==> inputs of run H <==
// spi_host
module spi_host #
	(
		parameter C_S_AXIS_TDATA_WIDTH = 32,
		parameter integer C_S_AXI_DATA_WIDTH	= 32,
		parameter integer C_S_AXI_ADDR_WIDTH	= 8,
		parameter integer SPI_CS_WIDTH	= 16
	) (
	input spi_clk_i,
	output spi_clk_o,
	output spi_clk_t,
	input spi_mosi_i,
	output spi_mosi_o,
	output spi_mosi_t,
	input spi_miso_i,
	output spi_miso_o,
	output spi_miso_t,
	input [SPI_CS_WIDTH - 1:0]spi_cs_i,
	output [SPI_CS_WIDTH - 1:0]spi_cs_o,
	output [SPI_CS_WIDTH - 1:0]spi_cs_t,
	input  s_axi_aclk,
	input  s_axi_aresetn,
	input [C_S_AXI_ADDR_WIDTH-1 : 0] s_axi_awaddr,
	input  s_axi_awvalid,
	output  s_axi_awready,
	input [C_S_AXI_DATA_WIDTH-1 : 0] s_axi_wdata,
	input  s_axi_wvalid,
	output  s_axi_wready,
	output [1 : 0] s_axi_bresp,
	output  s_axi_bvalid,
	input  s_axi_bready,
	input [C_S_AXI_ADDR_WIDTH-1 : 0] s_axi_araddr,
	input  s_axi_arvalid,
	output  s_axi_arready,
	output [C_S_AXI_DATA_WIDTH-1 : 0] s_axi_rdata,
	output [1 : 0] s_axi_rresp,
	output  s_axi_rvalid,
	input  s_axi_rready,
	output  s_axis_tready,
	input [C_S_AXIS_TDATA_WIDTH-1 : 0] s_axis_tdata,
	input  s_axis_tlast,
	input  s_axis_tvalid,
	input  m_axis_tready,
	output [C_S_AXIS_TDATA_WIDTH-1 : 0] m_axis_tdata,
	output  m_axis_tlast,
	output  m_axis_tvalid
);
clock: 11.4 ns
lec_check: 0
abc_area: 1
cap_margin: 15
cell_pad_in_sites_detail_placement: 2
cell_pad_in_sites_global_placement: 0
core_aspect_ratio: 1.15
core_margin: 4
core_utilization: 42
cts_cluster_diameter: 23
cts_cluster_size: 27
gpl_routability_driven: 1
gpl_timing_driven: 0
hold_slack_margin: 0.14
max_routing_layer: met4
min_routing_layer: met2
place_density_lb_addon: 0.09
setup_slack_margin: 1.19
slew_margin: 25
tns_end_percent: 40
run.sh (not shown) runs the stock make flow with config.mk's settings and CLKGATE_MAP_FILE=.
==> run B: changes against run H <==
- ABC_AREA: 1 -> unset
- CAP_MARGIN: 15 -> 20
- CELL_PAD_IN_SITES_DETAIL_PLACEMENT: 2 -> unset
- CELL_PAD_IN_SITES_GLOBAL_PLACEMENT: 0 -> unset
- CORE_ASPECT_RATIO: 1.15 -> unset
- CORE_MARGIN: 4 -> 2
- CORE_UTILIZATION: 42 -> 23
- CTS_CLUSTER_DIAMETER: 23 -> unset
- CTS_CLUSTER_SIZE: 27 -> unset
- GPL_ROUTABILITY_DRIVEN: 1 -> unset
- GPL_TIMING_DRIVEN: 0 -> unset
- HOLD_SLACK_MARGIN: 0.14 -> unset
- MAX_ROUTING_LAYER: met4 -> unset
- MIN_ROUTING_LAYER: met2 -> unset
- PLACE_DENSITY: unset -> 0.6
- PLACE_DENSITY_LB_ADDON: 0.09 -> unset
- SETUP_SLACK_MARGIN: 1.19 -> unset
- SLEW_MARGIN: 25 -> 20
- TNS_END_PERCENT: 40 -> unset
==> run E: changes against run H <==
- ABC_AREA: 1 -> unset
- CAP_MARGIN: 15 -> 20
- CELL_PAD_IN_SITES_DETAIL_PLACEMENT: 2 -> unset
- CELL_PAD_IN_SITES_GLOBAL_PLACEMENT: 0 -> unset
- CORE_ASPECT_RATIO: 1.15 -> unset
- CORE_MARGIN: 4 -> 2
- CORE_UTILIZATION: 42 -> 72
- CTS_CLUSTER_DIAMETER: 23 -> 40
- CTS_CLUSTER_SIZE: 27 -> 38
- GPL_ROUTABILITY_DRIVEN: 1 -> unset
- GPL_TIMING_DRIVEN: 0 -> unset
- HOLD_SLACK_MARGIN: 0.14 -> unset
- MAX_ROUTING_LAYER: met4 -> unset
- MIN_ROUTING_LAYER: met2 -> unset
- PLACE_DENSITY_LB_ADDON: 0.09 -> 0.28
- SETUP_SLACK_MARGIN: 1.19 -> unset
- SLEW_MARGIN: 25 -> 20
- TNS_END_PERCENT: 40 -> unset
==> flow/constraint.sdc (replaced) <==
create_clock -name core_clock -period 7.85 [get_ports {s_axi_aclk}]
set_input_delay 1.5700 -clock core_clock [delete_from_list [all_inputs] [get_ports {s_axi_aclk}]]
set_output_delay 1.5700 -clock core_clock [all_outputs]
set_load 0.01 [all_outputs]
==> impl_metrics.env <==
# source this file to load flow results
export IMPL_fp_dieW_um=247.7
export IMPL_status="timing/DRC/antenna clean"
export IMPL_area_leaders="dfrtp_1 41%, mux2_2 8.2%, a21oi_1 4.9%, nor2_1 4.6%, nand2_1 4.0%"
export IMPL_rows=89
export IMPL_synthAoiAreaFrac=0.2240
export IMPL_syn_inst=1459
export IMPL_core_um2=58910
export IMPL_postSynthAreaPerCell_um2=9.361
export IMPL_top_area_frac=0.4122
export IMPL_logic_family="AND-OR/OR-AND gates"
export IMPL_fa_ha_area_frac=0.007329
the above is filed under run B

==> impl_metrics.env <==
# implementation run metrics
export IMPL_syn_inst=2129
export IMPL_area_leaders="dfrtp_1 38%, nand2_1 21%, nand3_1 7.8%, nor2_1 4.7%, o21ai_0 4.1%"
export IMPL_failed_stage="detailed placement"
export IMPL_fa_ha_area_frac=0.006818
export IMPL_gp_congestion=1.077
export IMPL_core_um2=34530
export IMPL_status="stopped before the end"
export IMPL_synthAoiAreaFrac=0.07909
export IMPL_rows=73
export IMPL_first_error="[ERROR DPL-0033] detailed placement checks failed during check placement."
export IMPL_logic_family="simple AND/OR/NAND/NOR gates"
export IMPL_yosysTopAreaCell="dfrtp_1"
export IMPL_fp_dieW_um=182.3
the above is filed under run H

==> impl_metrics.env <==
# source this file to load flow results
export IMPL_core_um2=18640
export IMPL_synthAoiAreaFrac=0.2240
export IMPL_status="timing/DRC/antenna clean"
export IMPL_clk_pin_slew_ns=0.06
export IMPL_wl_per_cell_um=23.51
export IMPL_setup_viol=0
export IMPL_fa_ha_area_frac=0.007329
export IMPL_worst_slew_pin_slew_ns=1.116
export IMPL_area_leaders="dfrtp_1 41%, mux2_2 8.2%, a21oi_1 4.9%, nor2_1 4.6%, nand2_1 4.0%"
export IMPL_fp_dieW_um=141.7
export IMPL_rows=50
export IMPL_postSynthAreaPerCell_um2=9.361
export IMPL_power_density_nw_per_um2=317.4
export IMPL_top_area_frac=0.4122
the above is filed under run E


========
==> inputs of trial 44 <==
Starting RTL as in the previous note.
==> flow/config.mk <==
export PLATFORM = sky130hd
export DESIGN_NAME = spi_host
export DESIGN_NICKNAME = spi_host
export VERILOG_FILES = /design/flow/design.v
export SDC_FILE = /design/flow/constraint.sdc
export NUM_CORES = 4
export LEC_CHECK = 0
export CAP_MARGIN = 35
export CELL_PAD_IN_SITES_DETAIL_PLACEMENT = 2
export CELL_PAD_IN_SITES_GLOBAL_PLACEMENT = 3
export CORE_MARGIN = 2
export CORE_UTILIZATION = 40
export HOLD_SLACK_MARGIN = 0.11
export PLACE_DENSITY = 0.6
export SETUP_SLACK_MARGIN = 1.69
export SLEW_MARGIN = 20
export TNS_END_PERCENT = 85
==> flow/constraint.sdc <==
create_clock -name core_clock -period 10.0 [get_ports {s_axi_aclk}]
set_input_delay 2.0000 -clock core_clock [delete_from_list [all_inputs] [get_ports {s_axi_aclk}]]
set_output_delay 2.0000 -clock core_clock [all_outputs]
set_load 0.01 [all_outputs]
==> inputs of build 58, as changes to trial 44 <==
==> flow/config.mk (replaced) <==
export PLATFORM = sky130hd
export DESIGN_NAME = spi_host
export DESIGN_NICKNAME = spi_host
export VERILOG_FILES = /design/flow/design.v
export SDC_FILE = /design/flow/constraint.sdc
export NUM_CORES = 4
export LEC_CHECK = 0
export CAP_MARGIN = 20
export CORE_ASPECT_RATIO = 0.86
export CORE_MARGIN = 2
export CORE_UTILIZATION = 40
export PLACE_DENSITY_LB_ADDON = 0.03
export SLEW_MARGIN = 20
==> inputs of trial 26, as changes to trial 44 <==
==> flow/config.mk (replaced) <==
export PLATFORM = sky130hd
export DESIGN_NAME = spi_host
export DESIGN_NICKNAME = spi_host
export VERILOG_FILES = /design/flow/design.v
export SDC_FILE = /design/flow/constraint.sdc
export NUM_CORES = 4
export LEC_CHECK = 0
export CAP_MARGIN = 20
export CORE_MARGIN = 2
export CORE_UTILIZATION = 72
export CTS_CLUSTER_DIAMETER = 91
export CTS_CLUSTER_SIZE = 24
export PLACE_DENSITY = 0.35
export SETUP_SLACK_MARGIN = 1.18
export SLEW_MARGIN = 20
export TNS_END_PERCENT = 80
==> flow/constraint.sdc (replaced) <==
create_clock -name core_clock -period 4.27 [get_ports {s_axi_aclk}]
set_input_delay 0.8540 -clock core_clock [delete_from_list [all_inputs] [get_ports {s_axi_aclk}]]
set_output_delay 0.8540 -clock core_clock [all_outputs]
set_load 0.01 [all_outputs]
==> inputs of trial 49, as changes to trial 44 <==
==> flow/config.mk (replaced) <==
export PLATFORM = sky130hd
export DESIGN_NAME = spi_host
export DESIGN_NICKNAME = spi_host
export VERILOG_FILES = /design/flow/design.v
export SDC_FILE = /design/flow/constraint.sdc
export NUM_CORES = 4
export LEC_CHECK = 0
export ABC_AREA = 1
export CAP_MARGIN = 20
export CORE_MARGIN = 2
export CORE_UTILIZATION = 72
export PLACE_DENSITY = 0.6
export SLEW_MARGIN = 20
==> flow/constraint.sdc (replaced) <==
create_clock -name core_clock -period 7.34 [get_ports {s_axi_aclk}]
set_input_delay 1.4680 -clock core_clock [delete_from_list [all_inputs] [get_ports {s_axi_aclk}]]
set_output_delay 1.4680 -clock core_clock [all_outputs]
set_load 0.01 [all_outputs]
==> comparison table <==
| metric | trial 49 | trial 26 | trial 44 | build 58 |
|---|---|---|---|---|
| Run status | finished clean | finished clean | finished clean | finished clean |
| Worst Path Required | 5.87 ns | 3.42 ns | 8.00 ns | 8.00 ns |
| Number of core rows | 52 | 50 | 67 | 62 |
| WP data arrival | 4.80 ns | 2.79 ns | 5.75 ns | 5.43 ns |
| Final std cell area, no fill | 17400 µm² | 17000 µm² | 16700 µm² | 16600 µm² |
| Number of warning messages in the logs | 53 | 56 | 53 | 51 |
| Slowest CP cell | clkdlybuf4s50_1 | dfstp_2 | a211oi_4 | nor2_1 |
| Number of violations reported at the end of detailed-routing iteration 0 | 2877 | 2947 | 914 | 1050 |
| Static leakage | 0.00874 µW | 0.00721 µW | 0.00696 µW | 0.00692 µW |
| Clock buffer count | 30 | 20 | 42 | 44 |
| Core occupancy in the finished layout | 86.4% | 91.1% | 49.6% | 49.7% |
| Fraction of the core area occupied by cells at floorplan | 73.0% | 73.3% | 40.6% | 40.8% |
| Launch point of the critical path | s_axi_arvalid | ar_ready$_DFFE_PN1P_ | s_axi_arvalid | s_axi_arvalid |
| Area post-placement | 16400 µm² | 15600 µm² | 15600 µm² | 15600 µm² |
| Clock insertion delay at the later pin of the skew report | 0.55 ns | 0.51 ns | 0.59 ns | 0.54 ns |
| Synthesized area per cell | 6.90 µm² | 9.36 µm² | 9.36 µm² | 9.36 µm² |
| R2r startpoint | spi_control_state[1]$_DFFE_PN0P_ | spi_control_state[1]$_DFFE_PN0P_ | spi_control_state[2]$_DFFE_PN1P_ | spi_control_state[2]$_DFFE_PN1P_ |
| Internal power | 2210 µW | 5440 µW | 2500 µW | 2550 µW |
| Number of instances resized during post-cts repair | 0 | 256 | 0 | 0 |
| Cell depth of the worst setup path | 15 | 10 | 9 | 9 |
| Register area share after synthesis | 41.9% | 45.1% | 45.1% | 45.1% |
| Number of buffers and inverters on the critical path | 4 | 4 | 3 | 4 |
| Worst Setup Start Kind | primary input | flop | primary input | primary input |
| Proportion of final cell area spent on non-clock buffers | 11.1% | 16.1% | 12.1% | 11.5% |
| Remaining max-slew budget at the tightest pin | 24.6% | 24.1% | 32.6% | 22.8% |

========
==> maple <==
spi_host again, from the RTL that the note above started with.
Settings: LEC_CHECK=0, CAP_MARGIN=20, CORE_MARGIN=2, CORE_UTILIZATION=72, CTS_CLUSTER_DIAMETER=91, CTS_CLUSTER_SIZE=24, PLACE_DENSITY=0.35, SETUP_SLACK_MARGIN=0.63, SLEW_MARGIN=20, TNS_END_PERCENT=80; clock period 4.27 ns.
==> xenon: changes against maple <==
Settings changed: CAP_MARGIN 20 to 0, CTS_CLUSTER_DIAMETER 91 to 47, CTS_CLUSTER_SIZE 24 to 27, GPL_ROUTABILITY_DRIVEN set to 1, MAX_ROUTING_LAYER set to met4, PLACE_DENSITY 0.35 to 0.66, SETUP_SLACK_MARGIN 0.63 to 0.6, TNS_END_PERCENT 80 to not set.
==> flow/constraint.sdc (replaced) <==
create_clock -name core_clock -period 4.3 [get_ports {s_axi_aclk}]
set_input_delay 0.8600 -clock core_clock [delete_from_list [all_inputs] [get_ports {s_axi_aclk}]]
set_output_delay 0.8600 -clock core_clock [all_outputs]
set_load 0.01 [all_outputs]
==> zinc: changes against maple <==
Settings changed: CORE_UTILIZATION 72 to 63, CTS_CLUSTER_DIAMETER 91 to not set, CTS_CLUSTER_SIZE 24 to not set, PLACE_DENSITY 0.35 to 0.6, SETUP_SLACK_MARGIN 0.63 to not set, TNS_END_PERCENT 80 to not set.
==> flow/constraint.sdc (replaced) <==
create_clock -name core_clock -period 7.69 [get_ports {s_axi_aclk}]
set_input_delay 1.5380 -clock core_clock [delete_from_list [all_inputs] [get_ports {s_axi_aclk}]]
set_output_delay 1.5380 -clock core_clock [all_outputs]
set_load 0.01 [all_outputs]
==> pepper: changes against maple <==
Settings changed: ABC_AREA set to 1, CTS_CLUSTER_DIAMETER 91 to 40, CTS_CLUSTER_SIZE 24 to 72, HOLD_SLACK_MARGIN set to -0.1, PLACE_DENSITY 0.35 to 0.37, SETUP_SLACK_MARGIN 0.63 to not set, TNS_END_PERCENT 80 to not set.
==> flow/constraint.sdc (replaced) <==
create_clock -name core_clock -period 9.04 [get_ports {s_axi_aclk}]
set_input_delay 1.8080 -clock core_clock [delete_from_list [all_inputs] [get_ports {s_axi_aclk}]]
set_output_delay 1.8080 -clock core_clock [all_outputs]
set_load 0.01 [all_outputs]
==> notes <==
- zinc produced a clean layout. pepper produced a clean layout. xenon finished with timing, DRC and antenna clean. maple completed with no timing, DRC or antenna violations.
- The highest setup slack belongs to pepper, the lowest to xenon.
- The highest final cell count belongs to pepper, the lowest to maple.
- The lowest clock skew belongs to zinc, the highest to xenon.
- Flip-flop count is the same in pepper and zinc.
==> figures <==
item                                                                    maple        zinc       xenon      pepper
Number of antenna violations at the first check in global routing           1           1           8           0
Proportion of power drawn by flip-flops and latches                     38.3%       37.1%       34.1%       44.3%
Xor and xnor fraction of the mapped netlist area                        1.09%       1.09%       1.09%       1.31%
Routability-driven placement congestion ratio                            1.01       0.933       0.972        1.04
Row count                                                                  50          53          50          52
Outcome                                              timing/DRC/antenna clean  timing/DRC/antenna clean  timing/DRC/antenna clean  timing/DRC/antenna clean
R2r worst-path depth                                                        7           6           5          13
Syn avg cell area                                                  9.36 sq um  9.36 sq um  9.36 sq um  6.90 sq um
DR vias                                                                 13600       12200       14800       17300
Largest incremental delay on the critical path                        0.51 ns     0.76 ns     0.47 ns     0.70 ns
Power figures rest on the tool's default switching activity, not on a simulated workload.
